## run 1
==> flow/design.v (excerpt) <==
module cache(
    clk,
    proc_reset,
    proc_read,
    proc_write,
    proc_addr,
    proc_wdata,
    proc_stall,
    proc_rdata,
    mem_read,
    mem_write,
    mem_addr,
    mem_rdata,
    mem_wdata,
    mem_ready
);
Size in the first run: ~5200 cells after synthesis, about 390 I/O pins.
Settings: LEC_CHECK=0, CAP_MARGIN=20, CORE_MARGIN=2, CORE_UTILIZATION=72, CTS_CLUSTER_SIZE=50, HOLD_SLACK_MARGIN=-0.08, MAX_ROUTING_LAYER=met4, PLACE_DENSITY=0.64, SETUP_SLACK_MARGIN=-0.27, SLEW_MARGIN=20; clock period 4.18 ns.
run.sh (not shown) runs the stock make flow with config.mk's settings and CLKGATE_MAP_FILE=.
STATUS run=run 1 STAGES=ALL_DONE FINAL_CHECKS=FAILED CAUSE=capacitance limit, slew limit, setup timing
The following lists how run 2 was set up differently from run 1:
- SETUP_SLACK_MARGIN: -0.27 -> unset
- HOLD_SLACK_MARGIN: -0.08 -> unset
- CAP_MARGIN: 20 -> 30
- PLACE_DENSITY: 0.64 -> 0.81
Results
Run 2 never completed, since it errored out during global routing.
Reported for run 1 and run 2, H-tree depth turned out identical to the last digit.
Comparing run 2 against run 1, there is no change at all in share of the synthesized netlist area taken by xor and xnor gates.
Run 2: placer's final routability congestion estimate higher than run 1
Run 2 vs. run 1: count of distinct cell types in the synthesized netlist closely matched the old numbers, post-cts gate resize count saw an increase, detailed placer's ending HPWL went down, count of library flops with an enable pin closely matched the old numbers.
Buffer count from post-CTS setup fixing ends up lower on run 1.
## Diff of input files: run 3 against run 2
- PLACE_DENSITY changed from 0.81 to 0.6
- HOLD_SLACK_MARGIN newly set to -0.08
- CAP_MARGIN changed from 30 to 20
- CTS_CLUSTER_SIZE removed (was 50)
- the clock period (ns, I/O delays scaled along) changed from 4.18 to 5.2
Findings:
- When the final numbers for run 2 and run 3 were put side by side, the global placement routability congestion turned out to be greater in run 2.
- Looking at post-DP HPWL, run 3 sits 7800 um lower than run 2 does.
- Per the comparison of run 3 with run 2, total nets after synthesis saw little to no change, post-place instance area saw a decrease.
- Run 3: flow complete, layout not clean; failing: setup timing
- Run 3 ends up with a count of instances resized after the clock tree is built that is 251 lower than in run 2.

* * *

Setup of run A:
cache again, from the RTL that the note above started with.
make LEC_CHECK=0 CAP_MARGIN=20 CORE_MARGIN=2 CORE_UTILIZATION=45 PLACE_DENSITY=0.6 SETUP_SLACK_MARGIN=0.59 SLEW_MARGIN=20 finish   # period 7.53 ns
Run A ran to completion and came out clean on the timing, DRC and antenna checks.
--- input diff run A..run B ---
diff --git a/flow/config.mk b/flow/config.mk
--- a/flow/config.mk
+++ b/flow/config.mk
@@ -8,2 +8,4 @@
-export CAP_MARGIN = 20
-export CORE_MARGIN = 2
+export CAP_MARGIN = 25
+export CELL_PAD_IN_SITES_DETAIL_PLACEMENT = 1
+export CORE_ASPECT_RATIO = 1.17
+export CORE_MARGIN = 6
@@ -10,0 +13,4 @@
+export CTS_CLUSTER_DIAMETER = 178
+export GPL_ROUTABILITY_DRIVEN = 1
+export GPL_TIMING_DRIVEN = 0
+export MAX_ROUTING_LAYER = met5
@@ -12,2 +18,2 @@
-export SETUP_SLACK_MARGIN = 0.59
-export SLEW_MARGIN = 20
+export SLEW_MARGIN = 40
+export TNS_END_PERCENT = 20
==> flow/constraint.sdc <==
create_clock -name core_clock -period 9.75 [get_ports {clk}]
set_input_delay 1.9500 -clock core_clock [delete_from_list [all_inputs] [get_ports {clk}]]
set_output_delay 1.9500 -clock core_clock [all_outputs]
set_load 0.01 [all_outputs]
- Every stage of run B finished as expected; the final checks, on the other hand, flagged setup timing, which means the layout fails.
- Going from run A to run B, first-pass GRT wire length grows by 40%.
- On total of clock buffers placed in the layout: run B sits below run A.
- Summary of run B over run A: post-layout period usage of the worst path climbed 11 points, combinational share of power climbed 2.6 points.
- Between run A and run B, the flow reports number of core rows increasing by a little under 10%.
- Between run A and run B, fill cell instance count of the final layout increased.
- Of the two candidates, run A has the better final design instance area without fill and run B the worse one.
Power figures rest on the tool's default switching activity, not on a simulated workload.
